## juniper
// chip8_cpu
    module chip8_cpu (
        input wire clk,
        input wire reset,
        input wire [7:0] mem_data_in,
        input wire [15:0] key_pressed,
        output reg mem_read,
        output reg [11:0] mem_addr_out,
        output reg [7:0] mem_data_out,
        output reg mem_write
    );
Size in the first run: about 470 flip-flops, roughly 48 I/O pins.
make LEC_CHECK=0 CAP_MARGIN=20 CORE_MARGIN=2 CORE_UTILIZATION=40 SLEW_MARGIN=20 finish   # period 6.8 ns
run.sh (not shown) runs the stock make flow with config.mk's settings and CLKGATE_MAP_FILE=.
The layout from juniper, despite a flow that completed every stage, fails the layout checks, with the failing checks listed as setup timing.
Input changes introduced in cedar (baseline for comparison: juniper):
==> flow/constraint.sdc <==
create_clock -name core_clock -period 11.7 [get_ports {clk}]
set_input_delay 2.3400 -clock core_clock [delete_from_list [all_inputs] [get_ports {clk}]]
set_output_delay 2.3400 -clock core_clock [all_outputs]
set_load 0.01 [all_outputs]
Notes after the runs:
Looking at the reports, cedar completed the entire flow and the layout it produced met the timing, design-rule and antenna checks. On portion of the layout cell area used by non-clock buffers: between juniper and cedar, it ends up lower for cedar. Looking at combinational power share, cedar sits 2.9 points below juniper. juniper has a lower initial antenna violation count than cedar. The switching component of the power of cedar falls short of that of juniper by 1.3 mW. juniper → cedar: area growth from synthesis to final layout now smaller, final net count fell 242, non-clock buffer count in the final layout has decreased, met3 capacity usage during global routing now sits lower. Length of routed wiring on met1 was higher in the run labelled juniper.
Setup changes, cedar to zinc
diff --git a/flow/config.mk b/flow/config.mk
--- a/flow/config.mk
+++ b/flow/config.mk
@@ -8,4 +8,4 @@
 export CAP_MARGIN = 20
 export CORE_MARGIN = 2
-export CORE_UTILIZATION = 40
+export CORE_UTILIZATION = 15
 export SLEW_MARGIN = 20
==> results <==
- zinc against cedar: number of placed instances, taps included climbed 1568; cell depth of the worst setup path dropped 3.
- As far as via count is concerned, cedar and zinc perform about the same.
- cedar and zinc ended up with roughly the same total area of sequential cells.
Changes in pepper relative to zinc:
diff --git a/flow/config.mk b/flow/config.mk
--- a/flow/config.mk
+++ b/flow/config.mk
@@ -8,4 +8,6 @@
 export CAP_MARGIN = 20
 export CORE_MARGIN = 2
-export CORE_UTILIZATION = 15
+export CORE_UTILIZATION = 70
+export CTS_CLUSTER_SIZE = 24
+export SETUP_SLACK_MARGIN = -0.77
 export SLEW_MARGIN = 20
==> flow/constraint.sdc <==
create_clock -name core_clock -period 8.07 [get_ports {clk}]
set_input_delay 1.6140 -clock core_clock [delete_from_list [all_inputs] [get_ports {clk}]]
set_output_delay 1.6140 -clock core_clock [all_outputs]
set_load 0.01 [all_outputs]
pepper ends up with a number of antenna repair diodes that is 2 higher than in zinc.
Looking at clock group total power across zinc and pepper, the one that comes out higher is pepper.
When pepper is set beside zinc, its flop share of the area turns out to be 0.94 points larger.
Compared with zinc, pepper shows a higher global placement routability congestion.
[compare] base=zinc new=pepper: minimum period implied by the final worst setup slack -0.40 ns, wire length after detailed routing +about 6%.
The layout from pepper, despite a flow that completed every stage, fails the layout checks, with the failing checks listed as setup timing.

* * *

Starting RTL as in the previous note.
Settings: LEC_CHECK=0, CAP_MARGIN=20, CORE_MARGIN=2, CORE_UTILIZATION=65, SLEW_MARGIN=20; clock period 6.49 ns.
The baseline produced a layout that fails on setup timing.
Then changed:
Settings changed: CTS_CLUSTER_DIAMETER from default to 30, CTS_CLUSTER_SIZE from default to 24, SETUP_SLACK_MARGIN from default to 1.69.
What happened:
- The changed run died in global routing (5_1_grt) with GRT-0232
- synthesized area stays the same
- synthesized cell count does not change
- die size is unchanged
Then changed:
Settings changed: CORE_UTILIZATION 65 to 72, CTS_CLUSTER_DIAMETER 30 to default, CTS_CLUSTER_SIZE 24 to 25, PLACE_DENSITY from default to 0.65, SETUP_SLACK_MARGIN 1.69 to default.
Clock period 6.49 ns to 9.79 ns, I/O delays scaled along.
Result: The changed run finished but failed the layout checks on setup timing. Synthesized area is unchanged. Synthesized cell count is unchanged. Die area went down by roughly a tenth.

* * *

chip8_cpu again, from the RTL that the note above started with.
make LEC_CHECK=0 CAP_MARGIN=25 CORE_MARGIN=5 CORE_UTILIZATION=59 CTS_CLUSTER_DIAMETER=114 GPL_TIMING_DRIVEN=0 MAX_ROUTING_LAYER=met4 PLACE_DENSITY=0.66 SLEW_MARGIN=0 finish   # period 6.93 ns
The baseline finished with setup timing left.
Next try:
ABC_AREA = 1   (was default)
CAP_MARGIN = 20   (was 25)
CORE_MARGIN = 2   (was 5)
CORE_UTILIZATION = 72   (was 59)
CTS_CLUSTER_DIAMETER = 396   (was 114)
CTS_CLUSTER_SIZE = 100   (was default)
GPL_TIMING_DRIVEN = default   (was 0)
MAX_ROUTING_LAYER = default   (was met4)
PLACE_DENSITY = 0.36   (was 0.66)
SETUP_SLACK_MARGIN = 1.9   (was default)
SLEW_MARGIN = 20   (was 0)
TNS_END_PERCENT = 10   (was default)
clock period = 6.55 ns   (was 6.93 ns; I/O delays follow)
Result:
- The new run did not get past global routing
- area after synthesis came out lower by 2.7%
- die area decreases by 24%
- synthesized cell count grows by 15%
Next try:
ABC_AREA = default   (was 1)
CORE_UTILIZATION = 30   (was 72)
CTS_CLUSTER_DIAMETER = default   (was 396)
CTS_CLUSTER_SIZE = default   (was 100)
PLACE_DENSITY = default   (was 0.36)
SETUP_SLACK_MARGIN = default   (was 1.9)
TNS_END_PERCENT = default   (was 10)
clock period = 19.0 ns   (was 6.55 ns; I/O delays follow)
With this change the flow finished clean.
Die area is higher by 140%.
Area after synthesis rises by about 2.8%.
Synthesized cell count came out lower by 13%.
Next try:
CORE_UTILIZATION = 58   (was 30)
SETUP_SLACK_MARGIN = 1.92   (was default)
clock period = 6.62 ns   (was 19.0 ns; I/O delays follow)
Effect:
- The changed run finished with setup timing left
- non-clock buffer count is higher by 309
- utilization went up by 38 points
- combinational power climbs to 3.9 times its value
- final cell count is lower by about 8%
Next try:
CORE_UTILIZATION = 65   (was 58)
SETUP_SLACK_MARGIN = default   (was 1.92)
clock period = 8.22 ns   (was 6.62 ns; I/O delays follow)
The new run reached the layout checks and failed them: setup timing.
Clock-buffer cell count goes up by 4.
Wire length goes down by 4.3%.
Synthesized cell count is unchanged.
Design area goes down by 4.8%.
Total power goes down by 22%.
Sequential power goes down by 20%.
Maximum frequency goes down by 1.1%.
Via count goes up by 0.46%.

* * *

chip8_cpu again, from the RTL that the note above started with.
Settings: LEC_CHECK=0, ABC_AREA=1, CAP_MARGIN=20, CORE_MARGIN=2, CORE_UTILIZATION=72, CTS_CLUSTER_DIAMETER=396, CTS_CLUSTER_SIZE=100, SETUP_SLACK_MARGIN=1.9, SLEW_MARGIN=20, TNS_END_PERCENT=10; clock period 6.55 ns.
The baseline stopped in 5_1_grt.
Then changed:
Settings changed: ABC_AREA 1 to default, CORE_UTILIZATION 72 to 57, CTS_CLUSTER_DIAMETER 396 to default, CTS_CLUSTER_SIZE 100 to 92, SETUP_SLACK_MARGIN 1.9 to default, TNS_END_PERCENT 10 to default.
Clock period 6.55 ns to 6.76 ns, I/O delays scaled along.
Result:
- The new run ran to the end with violations: negative setup slack
- die size climbs by 29%
- area after synthesis climbs by 2.8%
- synthesized cell count drops by 13%

* * *

Starting RTL as in the previous note.
==> flow/config.mk <==
export PLATFORM = sky130hd
export DESIGN_NAME = chip8_cpu
export DESIGN_NICKNAME = chip8_cpu
export VERILOG_FILES = /design/flow/design.v
export SDC_FILE = /design/flow/constraint.sdc
export NUM_CORES = 4
export LEC_CHECK = 0
export ABC_AREA = 1
export CAP_MARGIN = 20
export CELL_PAD_IN_SITES_DETAIL_PLACEMENT = 0
export CORE_ASPECT_RATIO = 0.62
export CORE_MARGIN = 2
export CORE_UTILIZATION = 72
export GPL_ROUTABILITY_DRIVEN = 1
export GPL_TIMING_DRIVEN = 1
export MAX_ROUTING_LAYER = met4
export MIN_ROUTING_LAYER = met2
export PLACE_DENSITY = 0.78
export SETUP_SLACK_MARGIN = -0.14
export SLEW_MARGIN = 20
export TNS_END_PERCENT = 65
==> flow/constraint.sdc <==
create_clock -name core_clock -period 4.7 [get_ports {clk}]
set_input_delay 0.9400 -clock core_clock [delete_from_list [all_inputs] [get_ports {clk}]]
set_output_delay 0.9400 -clock core_clock [all_outputs]
set_load 0.01 [all_outputs]
The baseline ended with an error in global routing (5_1_grt) on GRT-0116.
Next try:
- ABC_AREA: 1 -> default
- CELL_PAD_IN_SITES_DETAIL_PLACEMENT: 0 -> default
- CORE_ASPECT_RATIO: 0.62 -> default
- CORE_UTILIZATION: 72 -> 40
- GPL_ROUTABILITY_DRIVEN: 1 -> default
- GPL_TIMING_DRIVEN: 1 -> default
- MAX_ROUTING_LAYER: met4 -> default
- MIN_ROUTING_LAYER: met2 -> default
- PLACE_DENSITY: 0.78 -> default
- SETUP_SLACK_MARGIN: -0.14 -> default
- TNS_END_PERCENT: 65 -> default
- clock period: 4.7 -> 12.0 ns (I/O delays scaled with it)
- The new run finished clean
- die area rose by 83%
- synthesized area came out higher by 2.8%
- synthesized cell count falls by 13%
Next try:
- ABC_AREA: default -> 1
- CELL_PAD_IN_SITES_DETAIL_PLACEMENT: default -> 0
- CORE_ASPECT_RATIO: default -> 1.08
- CORE_UTILIZATION: 40 -> 68
- GPL_ROUTABILITY_DRIVEN: default -> 1
- GPL_TIMING_DRIVEN: default -> 1
- MAX_ROUTING_LAYER: default -> met4
- MIN_ROUTING_LAYER: default -> met1
- SETUP_SLACK_MARGIN: default -> 1.05
- clock period: 12.0 -> 7.23 ns (I/O delays scaled with it)
What happened: Now the flow completed and failed the layout checks on negative setup slack. Routed wire length came out higher slightly. Sequential cell count is unchanged. Maximum frequency climbs by a quarter to a third. Power increases by well over a third.
Next try:
- ABC_AREA: 1 -> 0
- CELL_PAD_IN_SITES_DETAIL_PLACEMENT: 0 -> 2
- CORE_ASPECT_RATIO: 1.08 -> 0.62
- CORE_MARGIN: 2 -> 5
- CORE_UTILIZATION: 68 -> 49
- CTS_CLUSTER_DIAMETER: default -> 329
- HOLD_SLACK_MARGIN: default -> 0.01
- SETUP_SLACK_MARGIN: 1.05 -> default
- clock period: 7.23 -> 17.5 ns (I/O delays scaled with it)
=>
- The changed run completed without violations
- routed wire length increases by well over a third
- core utilization fell by 28 points
- design area goes down by a few percent
- global-route usage falls by 0.19 points
- synthesized cell count goes down by roughly a tenth
- via count climbs by a few percent
Power figures rest on the tool's default switching activity, not on a simulated workload.
